==> flow/run.sh <==
#!/bin/bash
# the make line also repeats each setting of config.mk as NAME=value (left out here)
make -C /OpenROAD-flow-scripts/flow DESIGN_CONFIG=/design/flow/config.mk WORK_HOME=/design/flow/orfs CLKGATE_MAP_FILE= finish
==> flow/config.mk <==
export PLATFORM = sky130hd
export DESIGN_NAME = div_unit
export DESIGN_NICKNAME = div_unit
export VERILOG_FILES = /design/flow/design.v
export SDC_FILE = /design/flow/constraint.sdc
export NUM_CORES = 4
export LEC_CHECK = 0
export CAP_MARGIN = 20
export CORE_MARGIN = 4
export CORE_UTILIZATION = 70
export GPL_TIMING_DRIVEN = 1
export MAX_ROUTING_LAYER = met5
export PLACE_DENSITY = 0.38
export SLEW_MARGIN = 35
==> flow/constraint.sdc <==
create_clock -name core_clock -period 3.22 [get_ports {clk}]
set_input_delay 0.6440 -clock core_clock [delete_from_list [all_inputs] [get_ports {clk}]]
set_output_delay 0.6440 -clock core_clock [all_outputs]
set_load 0.01 [all_outputs]
==> flow/design.v <==
package mem_types;
    localparam NUM_SETS = 32;
    localparam NUM_ISETS= 32;
    typedef struct packed {  
        logic [(31-($clog2(NUM_SETS)+5)):00] tag;
        logic [($clog2(NUM_SETS)-1):00] set_addr;
        logic [04:00] offset;
        logic   [31:0]  ufp_addr;
        logic   [3:0]   ufp_rmask;
        logic   [3:0]   ufp_wmask;
        logic   [31:0]  ufp_wdata;
    } cache_t;
    typedef struct packed {  
        logic [(31-($clog2(NUM_ISETS)+5)):00] tag;
        logic [($clog2(NUM_ISETS)-1):00] set_addr;
        logic [04:00] offset;
        logic   [31:0]  ufp_addr;
        logic   [3:0]   ufp_rmask;
        logic   [3:0]   ufp_wmask;
        logic   [31:0]  ufp_wdata;
    } icache_t;
endpackage : mem_types
package rv32i_types;
    localparam NUM_ARCH_REG = 32;
    localparam NUM_ROB_ENTRIES = 8;
    localparam NUM_PHYS_REG = NUM_ROB_ENTRIES+ 32;
    localparam PHYS_REG_IDX = $clog2(NUM_PHYS_REG) - 1;
    localparam ARCH_REG_IDX = $clog2(NUM_ARCH_REG) - 1;
    localparam NUM_RS_ENTRIES = 2;
    localparam ST_Q_ENTRIES = 2;  
    localparam LD_RS_ENTRIES = 2;  
    localparam BRANCH_PRED_M = 1;
    localparam NUM_ORDER = 10;
    typedef struct packed {
        logic valid;
        logic [63:0] order;
        logic [31:0] inst;
        logic [ARCH_REG_IDX:0] rs1_addr, rs2_addr, rd_addr;
        logic [31:0] rs1_rdata, rs2_rdata, rd_wdata;
        logic [31:0] pc_rdata;
        logic [31:0] pc_wdata;
        logic [31:0] mem_addr;
        logic [3:0] mem_rmask;
        logic [3:0] mem_wmask;
        logic [31:0] mem_rdata;
        logic [31:0] mem_wdata;
    } rvfi_t;
    typedef struct packed {
        logic [ARCH_REG_IDX:0] rd;
        logic [PHYS_REG_IDX:0] pd;
        logic valid;
        logic [$clog2(NUM_ROB_ENTRIES)-1:0] rob_entry_idx;
        logic [31:0] rs1_value, rs2_value, value;
        logic [6:0]  opcode;
        logic [31:0] pc;
        logic [31:0] calculated_pc_next;
        logic [31:0] mem_addr;
        logic [3:0]  mem_rmask;
        logic [3:0]  mem_wmask;
        logic [31:0]  mem_rdata;
        logic [31:0]  mem_wdata;
    } cdb_entry_t; 
    typedef struct packed {
        logic   [31:0]  inst;  
        logic   [31:0]  pc;
        logic   [31:0]  pc_next;  
        logic           valid;  
        logic   [PHYS_REG_IDX:0]   ps1_s, ps2_s, pd_s;
        logic   [ARCH_REG_IDX:0]  rd_s, rs1_s, rs2_s;
        logic   ps1_valid, ps2_valid;
        logic   [2:0]   funct3;
        logic   [6:0]   funct7;
        logic   [6:0]   opcode;
        logic   [31:0]  imm;
        logic   [63:0]  order;
        logic   [BRANCH_PRED_M - 1:0]   br_hist;
        logic           regf_we;
    } decode_rename_to_dispatch_t;  
    typedef struct packed {
        logic [PHYS_REG_IDX:0] pd;
        logic [ARCH_REG_IDX:0] rs1, rs2, rd;
        logic           write_en;  
    } decode_rename_to_RAT_t;  
    typedef struct packed {
        logic [PHYS_REG_IDX:0] ps1, ps2;
        logic ps1_valid, ps2_valid;
    } RAT_to_decode_rename_t;  
    typedef struct packed {
        logic [ARCH_REG_IDX:0] rd;
        logic [PHYS_REG_IDX:0] pd;
        logic [31:0] pc;
        logic [31:0] pc_next;
        logic [63:0] order;
        logic [6:0] opcode;
        logic [31:0] calculated_pc_next;
        logic   [BRANCH_PRED_M - 1:0]   br_hist;
    } dispatch_to_ROB_only_data_t;  
    typedef struct packed {
        dispatch_to_ROB_only_data_t dispatch_to_ROB_only_data;  
        rvfi_t rvfi;
        logic enqueue_rob;
    } dispatch_to_ROB_t;
    typedef struct packed {
        logic commit;
        dispatch_to_ROB_only_data_t dispatch_data;
        rvfi_t rvfi;
    } ROB_entry_t;
    typedef struct packed {
        logic [($clog2(NUM_ROB_ENTRIES)-1):0] rob_entry_idx;
        logic is_rob_full;
    } ROB_to_dispatch_t;  
    typedef struct packed {
        ROB_entry_t rob_entry;
        logic is_rob_empty;
    } ROB_to_RRF_t;
    typedef struct packed {
        logic dequeue;
    } RRF_to_ROB_t;
    typedef struct packed {
        logic ps1_valid, ps2_valid;
        logic [PHYS_REG_IDX:0] ps1, ps2, pd;
        logic [ARCH_REG_IDX:0] rd;
        logic [2:0] funct3;
        logic [6:0] funct7;
        logic [6:0] opcode;
        logic [31:0] imm;
        logic [$clog2(NUM_ROB_ENTRIES)-1:0] rob_entry_idx;
        logic [31:0] pc;
        logic valid;
    } dispatch_to_rs_t;
    typedef struct packed {
        logic ps1_valid, ps2_valid;
        logic [PHYS_REG_IDX:0] ps1, ps2, pd;
        logic [ARCH_REG_IDX:0] rd;
        logic [2:0] funct3;
        logic [6:0] opcode;
        logic [31:0] imm;
        logic [$clog2(NUM_ROB_ENTRIES)-1:0] rob_entry_idx;
        logic [31:0] pc;
        logic valid;
    } dispatch_to_lsq_t;
    typedef struct packed {
        logic ps1_valid, ps2_valid;
        logic [PHYS_REG_IDX:0] ps1, ps2, pd;
        logic [ARCH_REG_IDX:0] rd;
        logic [2:0] funct3;
        logic [6:0] funct7;
        logic [6:0] opcode;
        logic [31:0] imm;
        logic [$clog2(NUM_ROB_ENTRIES)-1:0] rob_entry_idx;
        logic [31:0] pc;
        logic valid;
    } rs_to_alu_t;
       typedef struct packed {
        logic ps1_valid, ps2_valid;
        logic [PHYS_REG_IDX:0] ps1, ps2, pd;
        logic [ARCH_REG_IDX:0] rd;
        logic [2:0] funct3;
        logic [6:0] funct7;
        logic [6:0] opcode;
        logic [31:0] imm;
        logic [$clog2(NUM_ROB_ENTRIES)-1:0] rob_entry_idx;
        logic [31:0] pc;
        logic valid;
    } rs_to_br_t;
    typedef struct packed {
        logic ps1_valid, ps2_valid;
        logic [PHYS_REG_IDX:0] ps1, ps2, pd;
        logic [ARCH_REG_IDX:0] rd;
        logic [2:0] funct3;
        logic [6:0] funct7;
        logic [6:0] opcode;
        logic [31:0] imm;
        logic [$clog2(NUM_ROB_ENTRIES)-1:0] rob_entry_idx;
        logic [31:0] pc;
        logic valid;
    } rs_to_mult_t;
    typedef struct packed {
        logic ps1_valid, ps2_valid;
        logic [PHYS_REG_IDX:0] ps1, ps2, pd;
        logic [ARCH_REG_IDX:0] rd;
        logic [2:0] funct3;
        logic [6:0] funct7;
        logic [6:0] opcode;
        logic [31:0] imm;
        logic [$clog2(NUM_ROB_ENTRIES)-1:0] rob_entry_idx;
        logic [31:0] pc;
        logic valid;
    } rs_to_div_t;
    typedef struct packed {
        logic [PHYS_REG_IDX:0] pd;
        logic [ARCH_REG_IDX:0] rd;
        logic [2:0] funct3;
        logic [6:0] opcode;
        logic [$clog2(NUM_ROB_ENTRIES)-1:0] rob_entry_idx;
        logic [31:0] pc;
        logic valid;
    } mult_pipe_t;
    typedef struct packed {
        rs_to_alu_t data;
        logic [NUM_ORDER:0] order;
    } ALU_RS_entry_t;
    typedef struct packed {
        rs_to_alu_t data;
        logic [NUM_ORDER:0] order;
    } MUL_RS_entry_t;
    typedef struct packed {
        rs_to_br_t data;
        logic [NUM_ORDER:0] order;
    } BR_RS_entry_t;
    typedef struct packed {
        dispatch_to_lsq_t data;
        logic valid;
    } lsq_entry_t;
    typedef struct packed {
       logic   [31:0]  inst;
       logic   [31:0]  pc;
       logic   [31:0]  pc_next;
       logic   [63:0]  order;
       logic           valid;  
    } fetch_to_queue;  
    typedef enum logic [6:0] {
        op_b_lui       = 7'b0110111,  
        op_b_auipc     = 7'b0010111,  
        op_b_jal       = 7'b1101111,  
        op_b_jalr      = 7'b1100111,  
        op_b_br        = 7'b1100011,  
        op_b_load      = 7'b0000011,  
        op_b_store     = 7'b0100011,  
        op_b_imm       = 7'b0010011,  
        op_b_reg       = 7'b0110011   
    } rv32i_opcode;
    typedef enum logic [6:0] {
        base           = 7'b0000000,
        variant        = 7'b0100000,
        mult           = 7'b0000001
    } funct7_t;
    typedef enum logic [2:0] {
        arith_f3_add   = 3'b000,  
        arith_f3_sll   = 3'b001,
        arith_f3_slt   = 3'b010,
        arith_f3_sltu  = 3'b011,
        arith_f3_xor   = 3'b100,
        arith_f3_sr    = 3'b101,  
        arith_f3_or    = 3'b110,
        arith_f3_and   = 3'b111
    } arith_f3_t;
    typedef enum logic [2:0] {
        load_f3_lb     = 3'b000,
        load_f3_lh     = 3'b001,
        load_f3_lw     = 3'b010,
        load_f3_lbu    = 3'b100,
        load_f3_lhu    = 3'b101
    } load_f3_t;
    typedef enum logic [2:0] {
        store_f3_sb    = 3'b000,
        store_f3_sh    = 3'b001,
        store_f3_sw    = 3'b010
    } store_f3_t;
    typedef enum logic [2:0] { 
        branch_f3_beq  = 3'b000,
        branch_f3_bne  = 3'b001,
        branch_f3_blt  = 3'b100,
        branch_f3_bge  = 3'b101,
        branch_f3_bltu = 3'b110,
        branch_f3_bgeu = 3'b111
    } branch_f3_t;
    typedef enum logic [2:0] {
        alu_op_add     = 3'b000,
        alu_op_sll     = 3'b001,
        alu_op_sra     = 3'b010,
        alu_op_sub     = 3'b011,
        alu_op_xor     = 3'b100,
        alu_op_srl     = 3'b101,
        alu_op_or      = 3'b110,
        alu_op_and     = 3'b111
    } alu_ops;
    typedef enum logic [2:0] {
        mul_op_mul      = 3'b000,
        mul_op_mulh     = 3'b001,
        mul_op_mulhsu   = 3'b010,
        mul_op_mulhu    = 3'b011,
        mul_op_div      = 3'b100,
        mul_op_divu     = 3'b101,
        mul_op_rem      = 3'b110,
        mul_op_remu     = 3'b111
    } mul_ops;
    typedef union packed {
        logic [31:0] word;
        struct packed {
            logic [11:0] i_imm;
            logic [4:0]  rs1;
            logic [2:0]  funct3;
            logic [4:0]  rd;
            rv32i_opcode opcode;
        } i_type;
        struct packed {
            logic [6:0]  funct7;
            logic [4:0]  rs2;
            logic [4:0]  rs1;
            logic [2:0]  funct3;
            logic [4:0]  rd;
            rv32i_opcode opcode;
        } r_type;
        struct packed {
            logic [11:5] imm_s_top;
            logic [4:0]  rs2;
            logic [4:0]  rs1;
            logic [2:0]  funct3;
            logic [4:0]  imm_s_bot;
            rv32i_opcode opcode;
        } s_type;
        struct packed {
            logic [11:5] imm_s_top;
            logic [4:0]  rs2;
            logic [4:0]  rs1;
            logic [2:0]  funct3;
            logic [4:0]  imm_s_bot;
            rv32i_opcode opcode;
        } b_type;
        struct packed {
            logic [31:12] imm;
            logic [4:0]   rd;
            rv32i_opcode  opcode;
        } j_type;
    } instr_t;
endpackage : rv32i_types
module div_seq (
    input  logic        clk,
    input  logic        rst,
    input  logic        start,
    input  logic [32:0] a,
    input  logic [32:0] b,
    output logic        complete,
    output logic [32:0] quotient,
    output logic [32:0] remainder,
    output logic        divide_by_0
);
logic [5:0]  cnt;
logic [32:0] q_reg;      
logic [32:0] r_reg;      
logic [32:0] d_reg;      
logic        neg_q, neg_r, dbz;
logic [32:0] a_save;
logic [33:0] r_shift;
logic [34:0] r_sub;
assign r_shift = {r_reg, q_reg[32]};
assign r_sub   = {1'b0, r_shift} - {2'b00, d_reg};
always_ff @(posedge clk) begin
    if (rst) begin
        cnt <= '0;
    end else if (start) begin
        cnt    <= 6'd33;
        q_reg  <= a[32] ? (~a + 33'd1) : a;
        d_reg  <= b[32] ? (~b + 33'd1) : b;
        r_reg  <= '0;
        neg_q  <= a[32] ^ b[32];
        neg_r  <= a[32];
        dbz    <= (b == '0);
        a_save <= a;
    end else if (cnt != '0) begin
        cnt <= cnt - 6'd1;
        if (r_sub[34]) begin
            r_reg <= r_shift[32:0];
            q_reg <= {q_reg[31:0], 1'b0};
        end else begin
            r_reg <= r_sub[32:0];
            q_reg <= {q_reg[31:0], 1'b1};
        end
    end
end
assign complete    = (cnt == '0);
assign divide_by_0 = dbz;
assign quotient    = dbz ? '1 : (neg_q ? (~q_reg + 33'd1) : q_reg);
assign remainder   = dbz ? a_save : (neg_r ? (~r_reg + 33'd1) : r_reg);
endmodule
module divider_exec #(
    parameter NUM_STAGES = 33
)(
    input   rv32i_types::rs_to_div_t rs_to_div,
    input   logic [31: 0]   ps1_value,
    input   logic [31: 0]   ps2_value,
    input   logic           clk, rst,
    input   logic           cdb_arb_dequeue,           
    input   logic           res_station_select_from_RS,        
    output  rv32i_types::cdb_entry_t div_queue_result,
    output  logic           div_queue_is_full_to_CDB,       
    output  logic           div_is_ready_to_RS             
);
logic   [31: 0] div_queue_result_value;
rv32i_types::rs_to_div_t div_to_cdb_arb;
enum logic [1:0] {
    busy,
    not_busy = 2'b01,
    reset
} state;
logic [32:0] op_a;
logic [32:0] op_b;
logic [32:0] quotient;
logic [32:0] remainder;
logic divide_by_zero;
struct packed {
    rv32i_types::rs_to_div_t data;
    logic [31:0] ps1_value_shadow;
    logic [31:0] ps2_value_shadow;
} shadow_input;
logic shadow_overflow_flag;
assign shadow_overflow_flag = (shadow_input.ps1_value_shadow == 32'h80000000) && (shadow_input.ps2_value_shadow == '1);
logic div_is_done;
assign div_queue_is_full_to_CDB = div_is_done && state == busy;
always_ff @ (posedge clk) begin
    if(rst) begin
        state <= reset;
    end else begin
        case(state)
            busy: begin
                state <= cdb_arb_dequeue ? not_busy : state;
            end
            not_busy: begin
                state <= res_station_select_from_RS ? busy : state;
                shadow_input.data <= rs_to_div;
                shadow_input.ps1_value_shadow <= ps1_value;
                shadow_input.ps2_value_shadow <= ps2_value;
            end
            default: begin  
                state <= div_is_done ? not_busy : state;
                shadow_input <= '0;
            end
        endcase
    end
end
always_comb begin
    op_a = '0;
    op_b = '0;
    if(!rst) begin
        unique case(rs_to_div.funct3[0])
            1'b0: begin
                op_a = {ps1_value[31], ps1_value};
                op_b = {ps2_value[31], ps2_value};
            end
            1'b1: begin
                op_a = {1'b0, ps1_value};
                op_b = {1'b0, ps2_value};
            end
        endcase
    end
end
div_seq div_ip (
                .clk(clk),
                .rst(rst),
                .start(res_station_select_from_RS),
                .a(op_a),
                .b(op_b),
                .complete(div_is_done),
                .quotient(quotient),
                .remainder(remainder),
                .divide_by_0(divide_by_zero)
            );
always_comb begin
    div_to_cdb_arb = '0;
    div_is_ready_to_RS = '0; 
    div_queue_result_value = '0;
    if(!rst) begin
        unique case(state)
            busy: begin
                div_to_cdb_arb = shadow_input.data;
                div_is_ready_to_RS = '0;
            end
            not_busy: begin
                div_to_cdb_arb = '0;
                div_is_ready_to_RS = '1;            
            end
            default: begin
                div_to_cdb_arb = '0;
                div_is_ready_to_RS = '0;            
            end
        endcase
        unique case(shadow_input.data.funct3[1:0])
            2'b00: begin
                div_queue_result_value = divide_by_zero ? '1 : quotient[31:0];
                div_queue_result_value = shadow_overflow_flag ? 32'h80000000 : div_queue_result_value;
            end
            2'b01: begin
                div_queue_result_value = divide_by_zero ? '1 : quotient[31:0];
            end
            2'b10:begin
                div_queue_result_value = remainder[31:0];
                div_queue_result_value = shadow_overflow_flag ? 0 : div_queue_result_value;
            end
            2'b11: begin
                div_queue_result_value = remainder[31:0];
            end
        endcase
    end
    div_queue_result                = '0;
    div_queue_result.rd             = shadow_input.data.rd;
    div_queue_result.pd             = shadow_input.data.pd;
    div_queue_result.valid          = shadow_input.data.valid;
    div_queue_result.rob_entry_idx  = shadow_input.data.rob_entry_idx;
    div_queue_result.rs1_value      = shadow_input.ps1_value_shadow;
    div_queue_result.rs2_value      = shadow_input.ps2_value_shadow;
    div_queue_result.value          = div_queue_result_value;
    div_queue_result.pc            = shadow_input.data.pc;
    div_queue_result.calculated_pc_next = shadow_input.data.pc + 32'd4;
    div_queue_result.opcode        = shadow_input.data.opcode;
    div_queue_result.mem_addr      = '0;
    div_queue_result.mem_rmask     = '0;
    div_queue_result.mem_wmask     = '0;
    div_queue_result.mem_rdata     = '0;
    div_queue_result.mem_wdata     = '0;
end
endmodule
module div_unit
(
    input  logic        clk,
    input  logic        rst,
    input  logic        issue,           
    input  logic [2:0]  funct3,          
    input  logic [6:0]  opcode,
    input  logic [4:0]  rd,
    input  logic [5:0]  pd,
    input  logic [2:0]  rob_idx,
    input  logic [31:0] pc,
    input  logic [31:0] ps1_value,
    input  logic [31:0] ps2_value,
    output logic        ready,           
    input  logic        cdb_dequeue,     
    output logic        res_valid,
    output logic [4:0]  res_rd,
    output logic [5:0]  res_pd,
    output logic [2:0]  res_rob_idx,
    output logic [31:0] res_value,
    output logic [31:0] res_rs1_value,
    output logic [31:0] res_rs2_value,
    output logic [31:0] res_pc,
    output logic [31:0] res_pc_next,
    output logic [6:0]  res_opcode
);
rv32i_types::rs_to_div_t rs;
rv32i_types::cdb_entry_t res;
always_comb begin
    rs               = '0;
    rs.valid         = issue;
    rs.funct3        = funct3;
    rs.opcode        = opcode;
    rs.rd            = rd;
    rs.pd            = pd;
    rs.rob_entry_idx = rob_idx;
    rs.pc            = pc;
end
divider_exec div (
    .rs_to_div                  (rs),
    .ps1_value                  (ps1_value),
    .ps2_value                  (ps2_value),
    .clk                        (clk),
    .rst                        (rst),
    .cdb_arb_dequeue            (cdb_dequeue),
    .res_station_select_from_RS (issue),
    .div_queue_result           (res),
    .div_queue_is_full_to_CDB   (res_valid),
    .div_is_ready_to_RS         (ready)
);
assign res_rd        = res.rd;
assign res_pd        = res.pd;
assign res_rob_idx   = res.rob_entry_idx;
assign res_value     = res.value;
assign res_rs1_value = res.rs1_value;
assign res_rs2_value = res.rs2_value;
assign res_pc        = res.pc;
assign res_pc_next   = res.calculated_pc_next;
assign res_opcode    = res.opcode;
endmodule
==> flow_summary.yaml, run 1 <==
# physical design summary
floorplanning:
  rows: 56
  io_pins: 307
  die_h_um: 163
  core_region_area_um2: 23600
  dieWidth_um: 163
  fp.dieArea_um2: 26700
  fp_util_pct: 71.5
logic_synthesis:
  synth.area.mux_share_pct: 0.949
  area_leaders: "edfxtp_1, buf_4, xnor2_1"
  ys_types: 69
  ys_sh_simple_pct: 19.3
  synth_area_um2: 16900
  synth.top_cell.area_share_pct: 45.0
  yosys.area_share.xor_xnor_pct: 8.66
  synthesis.nets: 1892
  synthTopCellsByCount: "edfxtp_1, nor2_1, and2_1"
  synth_warnings: 3
  async_flop_share_pct: 0
  syn_inst: 1726
  netlist_logic_family_top: "simple AND/OR/NAND/NOR gates"
  synth_top_cell_by_area: "edfxtp_1"
  ys_sh_adder_pct: 3.16
  synth-main-ff-cell: "edfxtp_1"
  aoi_share_pct: 13.3
  synth-edff-count: 253
  avgSynthCellArea_um2: 9.78
  most_common_cell: "edfxtp_1"
  ys_cells: 1726
  ys_ff: 262
  postSynthSeqShare_pct: 46.1
  ys_chip_area_um2: 16900
placed_design:
  portBuffers: 305
  finalWeightedCongestion: 1.03
  dp_hpwl_um: 44700
  postPlaceCellArea_um2: 20900
status:
  stop_stage: "clock tree synthesis"
  error: "[ERROR DPL-0033] detailed placement checks failed during check placement."
  outcome: "aborted with a tool error"
==> through the flow <==
stage | worst slack (ns) | setup TNS (ns) | instances | util (%) | hold slack, ns
after global placement | -0.998 | -20.55 | 2358 | 88.6 | 0.433
after floorplan | -0.571 | -70.60 | 1726 | - | 0.422
after detailed placement | -1.12 | -27.65 | 2358 | 88.6 | 0.456
==> run 2: changes to the inputs <==
- CAP_MARGIN: 20 -> 10
- CORE_MARGIN: 4 -> 2
- CORE_UTILIZATION: 70 -> 72
- GPL_TIMING_DRIVEN: 1 -> default
- MAX_ROUTING_LAYER: met5 -> default
- PLACE_DENSITY: 0.38 -> default
- SETUP_SLACK_MARGIN: default -> 0.48
- SLEW_MARGIN: 35 -> 20
- clock period: 3.22 -> 3.92 ns (I/O delays scaled with it)
==> run 2 against run 1 <==
Effect of this change:
- the flow stops in global routing
- die size fell by 7.4%
- synthesized cell count did not move
- synthesized area did not move
==> flow_summary.yaml, run 2 <==
# physical design summary
logic_synthesis:
  avgSynthCellArea_um2: 9.78
  synth-edff-count: 253
  async_flop_share_pct: 0
  most_common_cell: "edfxtp_1"
  synth_top_cell_by_area: "edfxtp_1"
  synthTopCellsByCount: "edfxtp_1, nor2_1, and2_1"
  synth.top_cell.area_share_pct: 45.0
  synth-main-ff-cell: "edfxtp_1"
  area_leaders: "edfxtp_1, buf_4, xnor2_1"
  aoi_share_pct: 13.3
  ys_sh_adder_pct: 3.16
  syn_inst: 1726
  synth.area.mux_share_pct: 0.949
  ys_ff: 262
  ys_sh_simple_pct: 19.3
  synth_warnings: 3
  yosys.area_share.xor_xnor_pct: 8.66
  synthesis.nets: 1892
  ys_cells: 1726
  synth_area_um2: 16900
  ys_chip_area_um2: 16900
  ys_types: 69
  postSynthSeqShare_pct: 46.1
  netlist_logic_family_top: "simple AND/OR/NAND/NOR gates"
floorplanning:
  fp_util_pct: 72.6
  dieWidth_um: 157
  die_h_um: 157
  rows: 56
  io_pins: 307
  fp.dieArea_um2: 24700
  core_region_area_um2: 23300
clocking:
  cts_buffers: 27
  root_buffer: "clkbuf_16"
  ctsLongestPathBuffers: 3
  cts_sinks: 262
  postCtsHoldBufs: 0
  cts.htree.levels: 1
placed_design:
  dp_hpwl_um: 39800
  finalWeightedCongestion: 1.04
  dp_cells: 2255
  portBuffers: 305
  dp_slack_ns: -0.475
status:
  error: "[ERROR GRT-0232] Routing congestion too high. Check the congestion heatmap in the GUI."
  stop_stage: "global routing"
  outcome: "aborted with a tool error"
global_route:
  overflow: 83
  track_usage_pct: 77.1
[run 2: routing by layer]
| layer | overflow | global-route usage, % |
|---|---|---|
| met3 | 1 | 61.4 |
| met2 | 41 | 93.9 |
| met5 | 3 | 24.6 |
| met1 | 0 | 76.5 |
| met4 | 38 | 79.7 |
[run 2: per-stage QoR]
stage	hold WS (ns)	power [W]	utilization (%)	instance area [um2]
after global placement	0.476	0.00681	86.0	20000
after detailed placement	0.490	0.00695	86.0	20000
after CTS	0.510	0.00949	92.0	21400
after floorplan	0.422	0.00575	-	17000
[run 2: timing repair]
| item | in CTS |
|---|---|
| endpoints found under the setup margin | 84 |
| setup buffers | 24 |
| gates cloned | 2 |
| pin swaps | 48 |
| hold endpoints to repair | 0 |
| resized | 216 |
==> run 3: changes to the inputs <==
- CAP_MARGIN: 10 -> 40
- CELL_PAD_IN_SITES_GLOBAL_PLACEMENT: default -> 0
- CORE_MARGIN: 2 -> 6
- CORE_UTILIZATION: 72 -> 30
- CTS_CLUSTER_DIAMETER: default -> 348
- MAX_ROUTING_LAYER: default -> met4
- MIN_ROUTING_LAYER: default -> met1
- SETUP_SLACK_MARGIN: 0.48 -> 0.45
- clock period: 3.92 -> 6.49 ns (I/O delays scaled with it)
==> run 3 against run 2 <==
Effect of this change:
- the run now finishes clean
- synthesized cell count is the same
- die size grew to 2.5 times the previous value
- synthesized area is the same
==> flow_summary.yaml, run 3 <==
# implementation run metrics
status:
  outcome: "timing/DRC/antenna clean"
final_timing:
  skew_ns: 0.0171
  finalCritPeriodShare_pct: 90.2
  max_slew.worst_pin.slew_ns: 0.905
  hold_violations: 0
  max_clock_freq_mhz: 171
  relSlewSlack_pct: 39.1
  report.final.slew_viol_count: 0
  finalSetupViolations: 0
  post-route-min-period_ns: 5.85
  setup-tns-final_ns: 0
  hold_ws_ns: 0.457
  rsz0062_at_grt: "false"
final_layout:
  seq_area_um2: 7780
  final-comb-area_um2: 7700
  nets: 2055
  fill_cells: 5489
  synthToLayoutAreaGrowth_pct: 24.5
floorplanning:
  fp_util_pct: 30.5
  rows: 86
  dieWidth_um: 249
  die_h_um: 249
  io_pins: 307
  core_region_area_um2: 55300
  fp.dieArea_um2: 62100
logic_synthesis:
  synth_top_cell_by_area: "edfxtp_1"
  ys_sh_simple_pct: 19.3
  synth_warnings: 3
  synth.area.mux_share_pct: 0.949
  area_leaders: "edfxtp_1, buf_4, xnor2_1"
  ys_chip_area_um2: 16900
  synthTopCellsByCount: "edfxtp_1, nor2_1, and2_1"
  synth_area_um2: 16900
  syn_inst: 1726
  avgSynthCellArea_um2: 9.78
  yosys.area_share.xor_xnor_pct: 8.66
  synth-edff-count: 253
  synth-main-ff-cell: "edfxtp_1"
  postSynthSeqShare_pct: 46.1
  netlist_logic_family_top: "simple AND/OR/NAND/NOR gates"
  aoi_share_pct: 13.3
  ys_types: 69
  ys_ff: 262
  synthesis.nets: 1892
  async_flop_share_pct: 0
  ys_cells: 1726
  most_common_cell: "edfxtp_1"
  synth.top_cell.area_share_pct: 45.0
  ys_sh_adder_pct: 3.16
placed_design:
  finalWeightedCongestion: 0.942
  dp_hpwl_um: 41900
  portBuffers: 305
critical_path:
  end_kind: "output pin"
  cp.arrival_ns: 4.55
  reg2reg_depth: 15
  critPathMostFrequentCell: "or4_4"
  ff2ff_setup_slack_ns: 1.99
  cp_slowest_stage_delay_ns: 0.60
  regToRegEndpoint: "div.div_ip.r_reg[21]"
  cp-startpoint: "div.div_ip.r_reg[10]"
  r2r-start: "div.div_ip.q_reg[32]"
  slowest_stage: "or4_4"
  critPathKind: "reg2out"
  cp.buffers_inverters: 1
  cp.depth: 10
  cp_data_required_time_ns: 5.19
  cp-start-kind: "register"
  crit_fanout: 6
  path_cells: "or4_4 -> or4_4 -> or4_4 -> or4_4 -> o41ai_2 -> xor2_1 -> mux2i_1 -> o22ai_1 -> nor2_1 -> clkdlybuf4s50_1"
  path_delay_family: "simple AND/OR/NAND/NOR gates"
  crit_path_end: "res_value[29]"
clocking:
  cts_tree: "built"
  root_buffer: "clkbuf_16"
  cts_buffers: 30
  postCtsHoldBufs: 0
  clock_latency_ns: 0.58
  ctsLongestPathBuffers: 3
  cts_setup_buffers: 0
  clk_pin_slew_ns: 0.06
  cts_sinks: 262
  cts_resized: 0
  cts.htree.levels: 1
global_route:
  overflow: 0
  grt_pass1_wl_um: 83200
  track_usage_pct: 17.2
  grt_max_degree: 120
  grt_pass1_vias: 13495
  antenna_found_initial: 1
route:
  dr.pass1.iters: 5
  drtIter0Drc: 1023
  ant_nets: 0
  routed_wl_um: 55200
  wl_per_cell_um: 20.8
  drc: 0
  via_per_inst: 5.13
  via_count: 13644
min_path:
  hold_path_end: "div.state[0]"
  worst_hold_path.num_cells: 2
  hold_class: "reg2reg"
  min_from: "div.state[0]"
power:
  peakVddDrop_mv: 0.232
  pg_comb_w: 0.00176
  power_frac_comb_pct: 29.5
  power.leakage_nw: 7.64
  swShare_pct: 31.9
  pg_seq_w: 0.00236
  p_switching_w: 0.00190
  p_clk_share_pct: 30.8
  power_density_nw_per_um2: 283
  p_int_w: 0.00405
  sequentialPowerShare_pct: 39.7
  power_leader: "sequential cells"
  pg_clk_w: 0.00183
flow_run:
  tool_warnings: 31
  maxCapViolCount: 0
run 3: cell type report:
class,count,share of cell area (%)
Antenna cell,1,0.0119
Clock buffer,33,3.73
Clock inverter,21,1.23
Inverter,62,1.11
Multi-Input combinational cell,1202,36.6
Sequential cell,262,37.0
Tap cell,748,4.45
Timing Repair Buffer,331,15.8
run 3: per-layer routing:
| layer | wire [um] | GRT usage (%) | part of all wire, % |
|---|---|---|---|
| met2 | 26400 | 28.7 | 48 |
| met4 | 1850 | 4.85 | 3.4 |
| met3 | 3510 | 3.00 | 6.4 |
| met5 | 0 | - | 0 |
| met1 | 23500 | 21.7 | 42 |
run 3: through the flow:
| stage | instance area (um2) | cells | setup WS [ns] | util (%) | total power [W] |
|---|---|---|---|---|---|
| 2_1_floorplan | 16900 | 1726 | 0.434 | - | 0.00347 |
| 3_3_place_gp | 19800 | 2598 | 1.19 | 35.9 | 0.00408 |
| 3_5_place_dp | 20000 | 2604 | 1.17 | 36.1 | 0.00414 |
| 4_1_cts | 21000 | 2658 | 0.546 | 38.0 | 0.00598 |
| 5_1_grt | 21000 | 2660 | 0.454 | 38.0 | 0.00621 |
| 6_report | 21000 | 2660 | 0.637 | 38.0 | 0.00594 |
==> run 4: changes to the inputs <==
- ABC_AREA: default -> 1
- CAP_MARGIN: 40 -> 20
- CELL_PAD_IN_SITES_GLOBAL_PLACEMENT: 0 -> default
- CORE_ASPECT_RATIO: default -> 0.5
- CORE_MARGIN: 6 -> 2
- CORE_UTILIZATION: 30 -> 72
- CTS_CLUSTER_DIAMETER: 348 -> 364
- CTS_CLUSTER_SIZE: default -> 95
- MAX_ROUTING_LAYER: met4 -> default
- MIN_ROUTING_LAYER: met1 -> default
- PLACE_DENSITY: default -> 0.36
- SETUP_SLACK_MARGIN: 0.45 -> -0.22
- TNS_END_PERCENT: default -> 10
- clock period: 6.49 -> 2.56 ns (I/O delays scaled with it)
==> run 4 against run 3 <==
Effect of this change:
- die size is 56% lower
- the run now fails in clock tree synthesis
- synthesized area rose by 12%
- synthesized cell count increased by 48%
==> flow_summary.yaml, run 4 <==
# physical design summary
logic_synthesis:
  synth_warnings: 3
  ys_chip_area_um2: 18900
  postSynthSeqShare_pct: 41.2
  ys_sh_adder_pct: 2.82
  async_flop_share_pct: 0
  ys_sh_simple_pct: 28.6
  ys_types: 49
  synth.top_cell.area_share_pct: 40.2
  ys_cells: 2549
  syn_inst: 2549
  synth_area_um2: 18900
  synth.area.mux_share_pct: 0
  avgSynthCellArea_um2: 7.41
  yosys.area_share.xor_xnor_pct: 4.50
  synth-main-ff-cell: "edfxtp_1"
  most_common_cell: "nand2_1"
  ys_ff: 262
  synth_top_cell_by_area: "edfxtp_1"
  synthesis.nets: 2715
  aoi_share_pct: 8.29
  area_leaders: "edfxtp_1, nand2_1, inv_1"
  synthTopCellsByCount: "nand2_1, inv_1, nor2_1"
  netlist_logic_family_top: "simple AND/OR/NAND/NOR gates"
  synth-edff-count: 253
placed_design:
  portBuffers: 305
  finalWeightedCongestion: 1.07
  postPlaceCellArea_um2: 24400
  dp_slack_ns: -0.583
  dp_hpwl_um: 58500
floorplanning:
  dieWidth_um: 233
  die_h_um: 119
  fp.dieArea_um2: 27600
  fp_util_pct: 74.1
  core_region_area_um2: 25500
  rows: 41
  io_pins: 307
status:
  outcome: "aborted with a tool error"
  stop_stage: "clock tree synthesis"
  error: "[ERROR DPL-0033] detailed placement checks failed during check placement."
run 4: per-stage QoR:
| stage | std cells | utilization (%) |
|---|---|---|
| 3_5_place_dp | 3424 | 95.6 |
| 2_1_floorplan | 2549 | - |
| 3_3_place_gp | 3424 | 95.6 |
==> run 5: changes to the inputs <==
- ABC_AREA: 1 -> 0
- CORE_ASPECT_RATIO: 0.5 -> 1.49
- CTS_CLUSTER_DIAMETER: 364 -> 374
- PLACE_DENSITY: 0.36 -> 0.44
- SETUP_SLACK_MARGIN: -0.22 -> default
- clock period: 2.56 -> 2.99 ns (I/O delays scaled with it)
==> run 5 against run 4 <==
Effect of this change:
- die size shrank 11%
- the flow stops in global routing
- synthesized area shrank 11%
- synthesized cell count shrank 32%
==> flow_summary.yaml, run 5 <==
# physical design summary
logic_synthesis:
  synth-main-ff-cell: "edfxtp_1"
  synth.area.mux_share_pct: 0.949
  ys_sh_adder_pct: 3.16
  yosys.area_share.xor_xnor_pct: 8.66
  synth_area_um2: 16900
  aoi_share_pct: 13.3
  synth-edff-count: 253
  syn_inst: 1726
  most_common_cell: "edfxtp_1"
  synth_top_cell_by_area: "edfxtp_1"
  async_flop_share_pct: 0
  postSynthSeqShare_pct: 46.1
  synth.top_cell.area_share_pct: 45.0
  synthesis.nets: 1892
  ys_chip_area_um2: 16900
  ys_sh_simple_pct: 19.3
  area_leaders: "edfxtp_1, buf_4, xnor2_1"
  ys_ff: 262
  avgSynthCellArea_um2: 9.78
  ys_types: 69
  netlist_logic_family_top: "simple AND/OR/NAND/NOR gates"
  ys_cells: 1726
  synth_warnings: 3
  synthTopCellsByCount: "edfxtp_1, nor2_1, and2_1"
clocking:
  cts.htree.levels: 1
  cts_sinks: 262
  cts_buffers: 6
  ctsLongestPathBuffers: 3
  postCtsHoldBufs: 0
  root_buffer: "clkbuf_16"
placed_design:
  dp_hpwl_um: 41100
  finalWeightedCongestion: 1.03
  portBuffers: 305
floorplanning:
  core_region_area_um2: 23100
  dieWidth_um: 129
  rows: 68
  fp_util_pct: 72.9
  io_pins: 307
  die_h_um: 191
  fp.dieArea_um2: 24700
status:
  outcome: "aborted with a tool error"
  stop_stage: "global routing"
==> run 5: metrics by stage <==
stage / area [um2] / cells / hold WS [ns] / setup WS (ns)
after CTS: 21700 / 2417 / 0.246 / -1.67
after detailed placement: 21200 / 2407 / 0.440 / -1.32
after floorplan: 17000 / 1726 / 0.422 / -0.762
after global placement: 21200 / 2407 / 0.440 / -1.24
==> run 5: repair_timing <==
action                                  4_1_cts
setup buffers                                 2
pin swaps                                    38
endpoints found under the setup margin       88
resized                                     223
==> run 6: changes to the inputs <==
- ABC_AREA: 0 -> default
- CAP_MARGIN: 20 -> 40
- CORE_ASPECT_RATIO: 1.49 -> default
- CORE_UTILIZATION: 72 -> 62
- CTS_CLUSTER_DIAMETER: 374 -> default
- CTS_CLUSTER_SIZE: 95 -> 98
- GPL_TIMING_DRIVEN: default -> 1
- PLACE_DENSITY: 0.44 -> 0.8
- SETUP_SLACK_MARGIN: default -> -0.02
- TNS_END_PERCENT: 10 -> 55
- clock period: 2.99 -> 4.88 ns (I/O delays scaled with it)
==> run 6 against run 5 <==
Effect of this change:
- the layout now fails its checks (negative setup slack)
- die size rose by 16%
- synthesized area did not move
- synthesized cell count did not move
==> flow_summary.yaml, run 6 <==
# implementation run metrics
critical_path:
  critPathKind: "reg2out"
  critPathMostFrequentCell: "or3_1"
  end_kind: "output pin"
  cp_slowest_stage_delay_ns: 0.57
  cp.depth: 10
  ff2ff_setup_slack_ns: 0.80
  regToRegEndpoint: "div.div_ip.r_reg[11]"
  cp.buffers_inverters: 1
  path_cells: "or4_1 -> or2_2 -> or3_1 -> or3_1 -> o21ai_0 -> xnor2_1 -> nor3_1 -> a21oi_1 -> o211a_1 -> buf_2"
  slowest_stage: "or4_1"
  cp_data_required_time_ns: 3.90
  crit_path_end: "res_value[31]"
  cp.arrival_ns: 3.95
  reg2reg_depth: 14
  cp-startpoint: "div.div_ip.q_reg[12]"
  cp-start-kind: "register"
  crit_fanout: 4
  path_delay_family: "simple AND/OR/NAND/NOR gates"
  r2r-start: "div.div_ip.q_reg[32]"
final_timing:
  rsz0062_at_grt: "true"
  max_slew.worst_pin.slew_ns: 0.686
  report.final.slew_viol_count: 0
  hold_violations: 0
  skew_ns: 0.00904
  max_clock_freq_mhz: 203
  fin_ws_ns: -0.0504
  finalCritPeriodShare_pct: 101
  finalSetupViolations: 2
  relSlewSlack_pct: 53.9
  post-route-min-period_ns: 4.93
  hold_ws_ns: 0.482
logic_synthesis:
  ys_sh_adder_pct: 3.16
  async_flop_share_pct: 0
  synth-edff-count: 253
  ys_cells: 1726
  ys_ff: 262
  avgSynthCellArea_um2: 9.78
  syn_inst: 1726
  synth_area_um2: 16900
  synthesis.nets: 1892
  synth_top_cell_by_area: "edfxtp_1"
  synth_warnings: 3
  area_leaders: "edfxtp_1, buf_4, xnor2_1"
  netlist_logic_family_top: "simple AND/OR/NAND/NOR gates"
  aoi_share_pct: 13.3
  postSynthSeqShare_pct: 46.1
  ys_chip_area_um2: 16900
  yosys.area_share.xor_xnor_pct: 8.66
  synth.area.mux_share_pct: 0.949
  ys_sh_simple_pct: 19.3
  most_common_cell: "edfxtp_1"
  ys_types: 69
  synth-main-ff-cell: "edfxtp_1"
  synthTopCellsByCount: "edfxtp_1, nor2_1, and2_1"
  synth.top_cell.area_share_pct: 45.0
route:
  ant_nets: 0
  drc: 0
  dr.pass1.iters: 6
  wl_per_cell_um: 22.1
  via_per_inst: 6.19
  routed_wl_um: 50300
  drtIter0Drc: 1438
  diodes: 0
  via_count: 14117
global_route:
  overflow: 0
  track_usage_pct: 34.8
  grt_max_degree: 82
  antenna_found_initial: 0
  grt_pass1_vias: 13349
  grt_pass1_wl_um: 76300
placed_design:
  dp_hpwl_um: 37900
  dp_cells: 2222
  postPlaceCellArea_um2: 19600
  portBuffers: 305
  finalWeightedCongestion: 0.964
clocking:
  cts.htree.levels: 1
  cts_tree: "built"
  ctsLongestPathBuffers: 3
  postCtsHoldBufs: 0
  cts_sinks: 262
  clock_latency_ns: 0.57
  root_buffer: "clkbuf_16"
  cts_buffers: 29
  clk_pin_slew_ns: 0.06
final_layout:
  synthToLayoutAreaGrowth_pct: 22.5
  final-comb-area_um2: 7800
  fill_cells: 1900
  final_core_util_pct: 77.0
  nets: 2083
  final_area_um2: 20700
  fin_cells: 2279
  seq_area_um2: 7780
power:
  power_leader: "sequential cells"
  pg_comb_w: 0.00245
  power_frac_comb_pct: 31.9
  power_w: 0.00768
  pg_clk_w: 0.00213
  pg_seq_w: 0.00311
  p_switching_w: 0.00248
  power_density_nw_per_um2: 371
  p_clk_share_pct: 27.7
  power.leakage_nw: 7.80
  sequentialPowerShare_pct: 40.5
  swShare_pct: 32.3
  peakVddDrop_mv: 0.301
  p_int_w: 0.00520
status:
  so_faults: "negative setup slack"
  outcome: "failed layout checks"
floorplanning:
  die_h_um: 169
  fp_util_pct: 62.8
  core_region_area_um2: 26900
  dieWidth_um: 169
  fp.dieArea_um2: 28600
  rows: 60
  io_pins: 307
min_path:
  hold_class: "reg2reg"
  worst_hold_path.num_cells: 2
  min_from: "div.state[0]"
  hold_path_end: "div.state[0]"
flow_run:
  tool_warnings: 31
  maxCapViolCount: 0
-- run 6: per-stage QoR --
stage / setup slack [ns] / setup TNS, ns
after floorplan: -0.854 / -56.36
after global placement: 0.177 / 0
after detailed placement: 0.194 / 0
after CTS: -0.154 / -0.842
after global routing: -0.136 / -0.696
final: -0.0504 / -0.0740
-- run 6: area by class of cell --
class / count / area share, %
repair buffers: 360 / 17.1
well taps: 341 / 2.06
multi-input cells: 1202 / 37.7
flip-flops and latches: 262 / 37.6
clock buffers: 40 / 3.80
clock inverters: 12 / 0.569
inverters: 62 / 1.13
-- run 6: routing by layer --
metal / global-route usage (%) / vias up / part of all wire [%] / wire length (um)
li1: - / 6478 / - / -
met1: 43.8 / 6790 / 38 / 19100
met2: 60.9 / 722 / 50 / 24900
met3: 5.33 / 127 / 8.3 / 4190
met4: 13.0 / 0 / 4.1 / 2070
met5: 0 / - / 0 / 0
-- run 6: repair_timing --
item,CTS,global route
buffers inserted,2,2
gates resized,28,18
pin swaps,10,12
setup endpoints to repair,11,15
==> run 7: changes to the inputs <==
- CAP_MARGIN: 40 -> 20
- CELL_PAD_IN_SITES_GLOBAL_PLACEMENT: default -> 0
- CORE_ASPECT_RATIO: default -> 0.72
- CORE_MARGIN: 2 -> 5
- CORE_UTILIZATION: 62 -> 17
- CTS_CLUSTER_SIZE: 98 -> default
- GPL_ROUTABILITY_DRIVEN: default -> 1
- MAX_ROUTING_LAYER: default -> met4
- MIN_ROUTING_LAYER: default -> met1
- PLACE_DENSITY: 0.8 -> default
- PLACE_DENSITY_LB_ADDON: default -> 0.15
- SETUP_SLACK_MARGIN: -0.02 -> default
- TNS_END_PERCENT: 55 -> default
- clock period: 4.88 -> 7.68 ns (I/O delays scaled with it)
==> run 7 against run 6 <==
Effect of this change:
- now clean on timing, DRC and antenna
- sequential share of layout area decreased by 2.0 points
- synthesized area unchanged
- count of clock-buffer cells in the layout rose by 6
- via count fell by 4.4%
- clock power decreased by 15%
- first-iteration DRC count decreased by 29%
- register-to-register slack better by 2.7 ns
==> flow_summary.yaml, run 7 <==
# implementation run metrics
route:
  ant_nets: 0
  dr.pass1.iters: 7
  routed_wl_um: 64500
  drtIter0Drc: 1026
  via_per_inst: 4.19
  wl_per_cell_um: 20.0
  drc: 0
  via_count: 13489
final_timing:
  report.final.slew_viol_count: 0
  relSlewSlack_pct: 35.1
  hold_ws_ns: 0.453
  hold_violations: 0
  skew_ns: 0.0276
  setup-tns-final_ns: 0
  max_clock_freq_mhz: 157
  post-route-min-period_ns: 6.36
  max_slew.worst_pin.slew_ns: 0.971
  finalSetupViolations: 0
  rsz0062_at_grt: "false"
  finalCritPeriodShare_pct: 82.9
global_route:
  busiest_layer: "met1"
  overflow: 0
  grt_max_degree: 112
  antenna_found_initial: 3
  track_usage_pct: 12.2
  grtUsageMet2_pct: 16.7
  grt_pass1_wl_um: 94400
  grt_pass1_vias: 13540
  grtUsageMet3_pct: 3.21
  use_met1_pct: 17.8
logic_synthesis:
  synth_warnings: 3
  synthesis.nets: 1892
  ys_types: 69
  most_common_cell: "edfxtp_1"
  aoi_share_pct: 13.3
  async_flop_share_pct: 0
  ys_ff: 262
  synthTopCellsByCount: "edfxtp_1, nor2_1, and2_1"
  synth_area_um2: 16900
  synth.area.mux_share_pct: 0.949
  ys_cells: 1726
  netlist_logic_family_top: "simple AND/OR/NAND/NOR gates"
  synth_top_cell_by_area: "edfxtp_1"
  synth-main-ff-cell: "edfxtp_1"
  syn_inst: 1726
  avgSynthCellArea_um2: 9.78
  yosys.area_share.xor_xnor_pct: 8.66
  ys_sh_simple_pct: 19.3
  area_leaders: "edfxtp_1, buf_4, xnor2_1"
  postSynthSeqShare_pct: 46.1
  ys_chip_area_um2: 16900
  synth.top_cell.area_share_pct: 45.0
  synth-edff-count: 253
  ys_sh_adder_pct: 3.16
clocking:
  clk_pin_slew_ns: 0.06
  cts_buffers: 37
  cts.htree.levels: 2
  cts_resized: 0
  clock_latency_ns: 0.57
  ctsLongestPathBuffers: 3
  cts_tree: "built"
  cts_setup_buffers: 0
  cts_sinks: 262
  postCtsHoldBufs: 0
  root_buffer: "clkbuf_16"
floorplanning:
  die_h_um: 277
  io_pins: 307
  rows: 98
  dieWidth_um: 381
  core_region_area_um2: 99000
  fp.dieArea_um2: 106000
  fp_util_pct: 17.1
power:
  pg_seq_w: 0.00203
  p_clk_share_pct: 33.9
  swShare_pct: 33.2
  power_leader: "sequential cells"
  pg_comb_w: 0.00148
  power_frac_comb_pct: 27.9
  power.leakage_nw: 7.69
  p_int_w: 0.00354
  peakVddDrop_mv: 0.118
  sequentialPowerShare_pct: 38.2
  pg_clk_w: 0.00180
  power_w: 0.00530
  p_switching_w: 0.00176
  power_density_nw_per_um2: 243
critical_path:
  cp-startpoint: "div.div_ip.r_reg[8]"
  cp-start-kind: "register"
  reg2reg_depth: 13
  cp.depth: 10
  crit_fanout: 6
  r2r-start: "div.div_ip.d_reg[0]"
  cp_data_required_time_ns: 6.14
  slowest_stage: "clkdlybuf4s50_1"
  path_cells: "or4_4 -> or4_4 -> or4_4 -> or4_4 -> o31ai_1 -> xor2_1 -> a21oi_1 -> o22ai_1 -> nor2_1 -> clkdlybuf4s50_1"
  cp_slowest_stage_delay_ns: 0.63
  regToRegEndpoint: "div.div_ip.r_reg[21]"
  path_delay_family: "simple AND/OR/NAND/NOR gates"
  end_kind: "output pin"
  crit_path_end: "res_value[28]"
  critPathKind: "reg2out"
  cp.arrival_ns: 4.83
  cp.buffers_inverters: 1
  ff2ff_setup_slack_ns: 3.45
  critPathMostFrequentCell: "or4_4"
placed_design:
  dp_hpwl_um: 49000
  postPlaceCellArea_um2: 20600
  portBuffers: 305
  finalWeightedCongestion: 0.820
min_path:
  worst_hold_path.num_cells: 2
  hold_class: "reg2reg"
  min_from: "div.state[0]"
  hold_path_end: "div.state[0]"
status:
  outcome: "timing/DRC/antenna clean"
flow_run:
  tool_warnings: 31
  maxCapViolCount: 0
final_layout:
  nets: 2059
  final_core_util_pct: 22.1
  synthToLayoutAreaGrowth_pct: 29.4
  final_area_um2: 21800
## run 7: per-stage QoR
stage	setup WS (ns)	std cells
final	1.32	3223
after CTS	1.29	3219
after floorplan	1.15	1726
after global placement	1.96	3152
after detailed placement	1.95	3152
after global routing	1.16	3222
## run 7: routing by layer
layer / share of wire (%) / routed length [um]
met1: 51 / 32900
met2: 40 / 26100
met3: 6.9 / 4480
met4: 1.6 / 1060
met5: 0 / 0
## run 7: area by class of cell
class / instances / area (um2)
fill: 10701 / 77100
sequential: 262 / 7780
multi-input combinational: 1202 / 7710
timing repair buffer: 328 / 3260
tap: 1300 / 1630
clock buffer: 46 / 991
clock inverter: 21 / 239
inverter: 62 / 233
antenna: 2 / 5.00
==> run 8: changes to the inputs <==
- CELL_PAD_IN_SITES_GLOBAL_PLACEMENT: 0 -> default
- CORE_ASPECT_RATIO: 0.72 -> default
- CORE_MARGIN: 5 -> 2
- CORE_UTILIZATION: 17 -> 40
- CTS_CLUSTER_DIAMETER: default -> 383
- GPL_ROUTABILITY_DRIVEN: 1 -> default
- GPL_TIMING_DRIVEN: 1 -> default
- MAX_ROUTING_LAYER: met4 -> default
- MIN_ROUTING_LAYER: met1 -> default
- PLACE_DENSITY_LB_ADDON: 0.15 -> default
- SETUP_SLACK_MARGIN: default -> 0.23
- clock period: 7.68 -> 5.5 ns (I/O delays scaled with it)
==> run 8 against run 7 <==
Effect of this change:
- sequential cell count stayed put
- clock skew is 0.0097 ns lower
- worst setup slack worse by 0.98 ns
- worst hold slack worse by 0.0023 ns
- synthesized cell count stayed put
- die size is 59% lower
- count of clock-buffer cells in the layout is 4 lower
- cell count is 24% lower
- synthesized area stayed put
- via count is 0.39% lower
- critical endpoint is now res_value[23]
- first-iteration DRC count is 0.78% lower
- largest power group unchanged
- critical path type unchanged
==> flow_summary.yaml, run 8 <==
# implementation run metrics
critical_path:
  regToRegEndpoint: "div.div_ip.r_reg[21]"
  critPathKind: "reg2out"
  crit_path_end: "res_value[23]"
  cp.depth: 9
  path_delay_family: "simple AND/OR/NAND/NOR gates"
  slowest_stage: "or4_4"
  end_kind: "output pin"
  cp_data_required_time_ns: 4.40
  reg2reg_depth: 14
  path_cells: "or4_4 -> or4_4 -> or4_4 -> o31ai_1 -> xor2_1 -> a21oi_1 -> o22ai_1 -> nor2_1 -> clkdlybuf4s50_1"
  r2r-start: "div.div_ip.q_reg[32]"
  cp.buffers_inverters: 1
  cp-start-kind: "register"
  critPathMostFrequentCell: "or4_4"
  crit_fanout: 6
  cp-startpoint: "div.div_ip.r_reg[10]"
  ff2ff_setup_slack_ns: 0.97
  cp.arrival_ns: 4.06
  cp_slowest_stage_delay_ns: 0.59
final_timing:
  setup-tns-final_ns: 0
  hold_ws_ns: 0.450
  finalSetupViolations: 0
  hold_violations: 0
  max_slew.worst_pin.slew_ns: 1.04
  finalCritPeriodShare_pct: 93.9
  relSlewSlack_pct: 30.7
  max_clock_freq_mhz: 194
  post-route-min-period_ns: 5.16
  report.final.slew_viol_count: 0
  rsz0062_at_grt: "true"
  skew_ns: 0.0179
route:
  wl_per_cell_um: 21.0
  via_per_inst: 5.47
  drc: 0
  dr.pass1.iters: 5
  via_count: 13437
  drtIter0Drc: 1018
  routed_wl_um: 51500
  ant_nets: 0
clocking:
  cts.htree.levels: 1
  clk_pin_slew_ns: 0.06
  cts_sinks: 262
  cts_buffers: 31
  cts_tree: "built"
  ctsLongestPathBuffers: 3
  postCtsHoldBufs: 0
  clock_latency_ns: 0.59
  root_buffer: "clkbuf_16"
power:
  sequentialPowerShare_pct: 40.6
  swShare_pct: 32.2
  power_leader: "sequential cells"
  power_frac_comb_pct: 29.6
  p_switching_w: 0.00220
  pg_seq_w: 0.00278
  power_density_nw_per_um2: 331
  p_clk_share_pct: 29.7
  pg_clk_w: 0.00204
  p_int_w: 0.00464
  peakVddDrop_mv: 0.291
  pg_comb_w: 0.00203
  power.leakage_nw: 7.62
placed_design:
  finalWeightedCongestion: 0.897
  portBuffers: 305
  dp_hpwl_um: 38600
logic_synthesis:
  ys_sh_adder_pct: 3.16
  synth-edff-count: 253
  ys_chip_area_um2: 16900
  postSynthSeqShare_pct: 46.1
  synth.top_cell.area_share_pct: 45.0
  yosys.area_share.xor_xnor_pct: 8.66
  area_leaders: "edfxtp_1, buf_4, xnor2_1"
  synth_area_um2: 16900
  avgSynthCellArea_um2: 9.78
  async_flop_share_pct: 0
  ys_ff: 262
  most_common_cell: "edfxtp_1"
  netlist_logic_family_top: "simple AND/OR/NAND/NOR gates"
  synthTopCellsByCount: "edfxtp_1, nor2_1, and2_1"
  ys_sh_simple_pct: 19.3
  synth_top_cell_by_area: "edfxtp_1"
  synth_warnings: 3
  synthesis.nets: 1892
  synth.area.mux_share_pct: 0.949
  synth-main-ff-cell: "edfxtp_1"
  ys_cells: 1726
  aoi_share_pct: 13.3
  syn_inst: 1726
  ys_types: 69
min_path:
  worst_hold_path.num_cells: 2
  hold_class: "reg2reg"
  hold_path_end: "div.state[0]"
  min_from: "div.state[0]"
final_layout:
  seq_area_um2: 7780
  final-comb-area_um2: 7700
  nets: 2057
  fill_cells: 3867
  synthToLayoutAreaGrowth_pct: 22.4
floorplanning:
  rows: 75
  die_h_um: 209
  io_pins: 307
  fp_util_pct: 40.4
  core_region_area_um2: 41800
  dieWidth_um: 209
  fp.dieArea_um2: 43900
flow_run:
  maxCapViolCount: 0
  tool_warnings: 32
global_route:
  grtUsageMet2_pct: 38.3
  grt_pass1_wl_um: 78100
  overflow: 0
  grt_pass1_vias: 12957
  busiest_layer: "met2"
  antenna_found_initial: 1
  grtUsageMet3_pct: 2.57
  track_usage_pct: 23.0
  grt_max_degree: 115
  use_met1_pct: 30.8
status:
  outcome: "timing/DRC/antenna clean"
run 8: through the flow:
step / cells / power, W / area [um2] / util [%] / setup WS [ns]
after floorplan: 1726 / 0.00409 / 16900 / - / 0.694
after global placement: 2396 / 0.00480 / 19600 / 47.0 / 0.604
after detailed placement: 2396 / 0.00483 / 19600 / 47.0 / 0.599
after CTS: 2455 / 0.00688 / 20600 / 49.4 / 0.0689
after global routing: 2456 / 0.00717 / 20700 / 49.5 / 0.169
final: 2456 / 0.00685 / 20700 / 49.5 / 0.338
run 8: layer usage:
| metal | vias up | part of all wire (%) |
|---|---|---|
| li1 | 6428 | - |
| met1 | 6435 | 43 |
| met2 | 476 | 47 |
| met3 | 98 | 5.6 |
| met4 | 0 | 4.0 |
| met5 | - | 0 |
run 8: final cells by class:
cell class	count	share of cell area [%]
well taps	539	3.26
clock inverters	16	0.709
flip-flops and latches	262	37.7
diodes	1	0.0121
clock buffers	42	4.11
inverters	62	1.13
repair buffers	332	15.8
multi-input cells	1202	37.3
run 8: repair_timing:
item,in CTS,in global routing
resized,8,4
pin swaps,0,1
buffers inserted,1,0
setup endpoints to repair,6,6
==> run 9: changes to the inputs <==
- CELL_PAD_IN_SITES_DETAIL_PLACEMENT: default -> 1
- CELL_PAD_IN_SITES_GLOBAL_PLACEMENT: default -> 1
- CORE_MARGIN: 2 -> 7
- CTS_CLUSTER_DIAMETER: 383 -> 110
- HOLD_SLACK_MARGIN: default -> 0.11
- MAX_ROUTING_LAYER: default -> met4
- PLACE_DENSITY_LB_ADDON: default -> 0.19
==> run 9 against run 8 <==
Effect of this change:
- still clean on timing, DRC and antenna
- routed wire length is 13% higher
- count of clock-buffer cells in the layout up 2
- synthesized cell count stayed put
- global-route usage is 1.3 points higher
- cell count increased by 0.12%
- worst hold slack better by 0.0080 ns
- via count rose by 2.1%
- worst setup slack improved by 0.0078 ns
- cell area increased by 0.61%
- largest cell class unchanged
==> flow_summary.yaml, run 9 <==
# implementation run metrics
final_timing:
  finalSetupViolations: 0
  post-route-min-period_ns: 5.15
  finalCritPeriodShare_pct: 93.7
  report.final.slew_viol_count: 0
  hold_violations: 0
  setup-tns-final_ns: 0
  relSlewSlack_pct: 26.0
  skew_ns: 0.0134
  rsz0062_at_grt: "true"
  max_clock_freq_mhz: 194
  max_slew.worst_pin.slew_ns: 1.11
critical_path:
  critPathMostFrequentCell: "or4_4"
  crit_fanout: 6
  path_delay_family: "simple AND/OR/NAND/NOR gates"
  reg2reg_depth: 14
  end_kind: "output pin"
  cp_data_required_time_ns: 4.40
  cp_slowest_stage_delay_ns: 0.57
  critPathKind: "reg2out"
  regToRegEndpoint: "div.div_ip.r_reg[21]"
  cp.buffers_inverters: 1
  cp-startpoint: "div.div_ip.r_reg[10]"
  crit_path_end: "res_value[28]"
  path_cells: "or4_4 -> or4_4 -> or4_4 -> or4_4 -> o31ai_2 -> xor2_1 -> a21oi_1 -> o22ai_1 -> nor2_1 -> dlygate4sd2_1"
  r2r-start: "div.div_ip.q_reg[32]"
  ff2ff_setup_slack_ns: 1.21
  cp.depth: 10
  cp.arrival_ns: 4.05
  slowest_stage: "or4_4"
  cp-start-kind: "register"
clocking:
  cts_buffers: 34
  ctsLongestPathBuffers: 3
  cts.htree.levels: 2
  clk_pin_slew_ns: 0.06
  root_buffer: "clkbuf_16"
  postCtsHoldBufs: 0
  clock_latency_ns: 0.54
  cts_sinks: 262
  cts_tree: "built"
floorplanning:
  io_pins: 307
  die_h_um: 219
  fp_util_pct: 40.4
  dieWidth_um: 219
  rows: 75
  fp.dieArea_um2: 48200
  core_region_area_um2: 41800
power:
  p_switching_w: 0.00231
  p_int_w: 0.00487
  pg_clk_w: 0.00231
  swShare_pct: 32.2
  power_density_nw_per_um2: 346
  p_clk_share_pct: 32.2
  pg_comb_w: 0.00209
  sequentialPowerShare_pct: 38.8
  pg_seq_w: 0.00279
  power_frac_comb_pct: 29.0
  peakVddDrop_mv: 0.206
  power_leader: "sequential cells"
  power.leakage_nw: 7.67
logic_synthesis:
  ys_types: 69
  most_common_cell: "edfxtp_1"
  synth-main-ff-cell: "edfxtp_1"
  ys_ff: 262
  ys_sh_adder_pct: 3.16
  area_leaders: "edfxtp_1, buf_4, xnor2_1"
  synth_warnings: 3
  synth.area.mux_share_pct: 0.949
  synth_top_cell_by_area: "edfxtp_1"
  synth_area_um2: 16900
  synthesis.nets: 1892
  ys_chip_area_um2: 16900
  synth.top_cell.area_share_pct: 45.0
  synth-edff-count: 253
  yosys.area_share.xor_xnor_pct: 8.66
  postSynthSeqShare_pct: 46.1
  avgSynthCellArea_um2: 9.78
  ys_cells: 1726
  syn_inst: 1726
  aoi_share_pct: 13.3
  async_flop_share_pct: 0
  netlist_logic_family_top: "simple AND/OR/NAND/NOR gates"
  synthTopCellsByCount: "edfxtp_1, nor2_1, and2_1"
  ys_sh_simple_pct: 19.3
route:
  dr.pass1.iters: 5
  ant_nets: 0
  wl_per_cell_um: 23.6
  via_per_inst: 5.58
  routed_wl_um: 58100
  drc: 0
  drtIter0Drc: 1079
  via_count: 13723
global_route:
  antenna_found_initial: 3
  grt_pass1_wl_um: 87600
  grt_max_degree: 120
  overflow: 0
  busiest_layer: "met2"
  track_usage_pct: 24.3
  grt_pass1_vias: 14232
  grtUsageMet2_pct: 43.4
  grtUsageMet3_pct: 3.51
  use_met1_pct: 28.2
placed_design:
  dp_hpwl_um: 43500
  portBuffers: 305
  finalWeightedCongestion: 0.937
min_path:
  hold_class: "reg2reg"
  min_from: "div.state[0]"
  hold_path_end: "div.state[0]"
  worst_hold_path.num_cells: 2
flow_run:
  tool_warnings: 33
  maxCapViolCount: 0
final_layout:
  synthToLayoutAreaGrowth_pct: 23.1
  final_core_util_pct: 49.8
  fill_cells: 4667
  final-comb-area_um2: 7720
  nets: 2059
  seq_area_um2: 7780
status:
  outcome: "timing/DRC/antenna clean"
[run 9: area by class of cell]
type,count,area share (%)
multi-input combinational,1202,37.1
inverter,62,1.12
sequential,262,37.4
clock inverter,16,1.08
timing repair buffer,331,15.6
clock buffer,44,4.38
tap,539,3.24
antenna,3,0.0361
[run 9: stage by stage]
step	total power (W)	hold WS, ns	area [um2]	setup WS (ns)	instances
final	0.00719	0.458	20800	0.346	2459
after global routing	0.00751	0.471	20800	0.181	2459
after CTS	0.00724	0.463	20700	0.231	2455
after detailed placement	0.00489	0.452	19600	0.521	2392
after global placement	0.00482	0.436	19600	0.552	2392
after floorplan	0.00409	0.422	16900	0.694	1726
[run 9: metal layers]
metal / part of all wire (%) / up-vias
li1: - / 6413
met1: 41 / 6856
met2: 52 / 357
met3: 4.6 / 97
met4: 3.0 / 0
met5: 0 / -
[run 9: what timing repair did]
| item | CTS | global route |
|---|---|---|
| setup endpoints to repair | 7 | 6 |
| pin swaps | 0 | 2 |
| setup buffers | 3 | 1 |
| gates resized | 8 | 8 |
==> run 10: changes to the inputs <==
- ABC_AREA: default -> 1
- CELL_PAD_IN_SITES_DETAIL_PLACEMENT: 1 -> default
- CELL_PAD_IN_SITES_GLOBAL_PLACEMENT: 1 -> default
- CORE_MARGIN: 7 -> 2
- CORE_UTILIZATION: 40 -> 68
- CTS_CLUSTER_DIAMETER: 110 -> 364
- CTS_CLUSTER_SIZE: default -> 95
- HOLD_SLACK_MARGIN: 0.11 -> default
- MAX_ROUTING_LAYER: met4 -> default
- PLACE_DENSITY: default -> 0.36
- PLACE_DENSITY_LB_ADDON: 0.19 -> default
- SETUP_SLACK_MARGIN: 0.23 -> default
- TNS_END_PERCENT: default -> 10
- clock period: 5.5 -> 2.56 ns (I/O delays scaled with it)
==> run 10 against run 9 <==
Effect of this change:
- the run now fails in global routing
- synthesized cell count increased by 48%
- synthesized area increased by 12%
- die size decreased by 40%
==> flow_summary.yaml, run 10 <==
# physical design summary
status:
  outcome: "aborted with a tool error"
  stop_stage: "global routing"
  error: "[ERROR GRT-0232] Routing congestion too high. Check the congestion heatmap in the GUI."
logic_synthesis:
  area_leaders: "edfxtp_1, nand2_1, inv_1"
  ys_cells: 2549
  synthTopCellsByCount: "nand2_1, inv_1, nor2_1"
  synth_top_cell_by_area: "edfxtp_1"
  aoi_share_pct: 8.29
  postSynthSeqShare_pct: 41.2
  async_flop_share_pct: 0
  yosys.area_share.xor_xnor_pct: 4.50
  synth-edff-count: 253
  synth-main-ff-cell: "edfxtp_1"
  synthesis.nets: 2715
  ys_chip_area_um2: 18900
  syn_inst: 2549
  synth_area_um2: 18900
  synth.top_cell.area_share_pct: 40.2
  ys_sh_simple_pct: 28.6
  netlist_logic_family_top: "simple AND/OR/NAND/NOR gates"
  ys_sh_adder_pct: 2.82
  avgSynthCellArea_um2: 7.41
  ys_ff: 262
  most_common_cell: "nand2_1"
  synth.area.mux_share_pct: 0
  ys_types: 49
  synth_warnings: 3
global_route:
  track_usage_pct: 83.1
  overflow: 39
floorplanning:
  rows: 61
  die_h_um: 171
  core_region_area_um2: 27600
  dieWidth_um: 171
  fp.dieArea_um2: 29100
  fp_util_pct: 68.5
  io_pins: 307
placed_design:
  postPlaceCellArea_um2: 24500
  portBuffers: 305
  dp_hpwl_um: 51100
  finalWeightedCongestion: 1.16
clocking:
  ctsLongestPathBuffers: 3
  root_buffer: "clkbuf_16"
  cts_sinks: 262
  postCtsHoldBufs: 0
  cts.htree.levels: 1
  cts_buffers: 6
==> run 10: routing by layer <==
layer  track usage (%)  overflow
met1              81.1         2
met2              94.8        17
met3              74.2         4
met4              83.5        15
met5              54.8         1
==> run 10: per-stage QoR <==
step / setup WS (ns) / setup TNS (ns) / cells / util, % / total power, W
after CTS: -0.565 / -23.27 / 3511 / 91.7 / 0.0137
after detailed placement: -0.447 / -21.36 / 3465 / 89.0 / 0.0118
after global placement: -0.342 / -10.88 / 3465 / 89.0 / 0.0115
after floorplan: -0.528 / -88.73 / 2549 / - / 0.00902
==> run 10: what timing repair did <==
| action | 4_1_cts |
|---|---|
| pin swaps | 48 |
| resized | 374 |
| cloned | 0 |
| setup endpoints to repair | 86 |
| setup buffers | 39 |
Power and IR drop assume default switching activity.
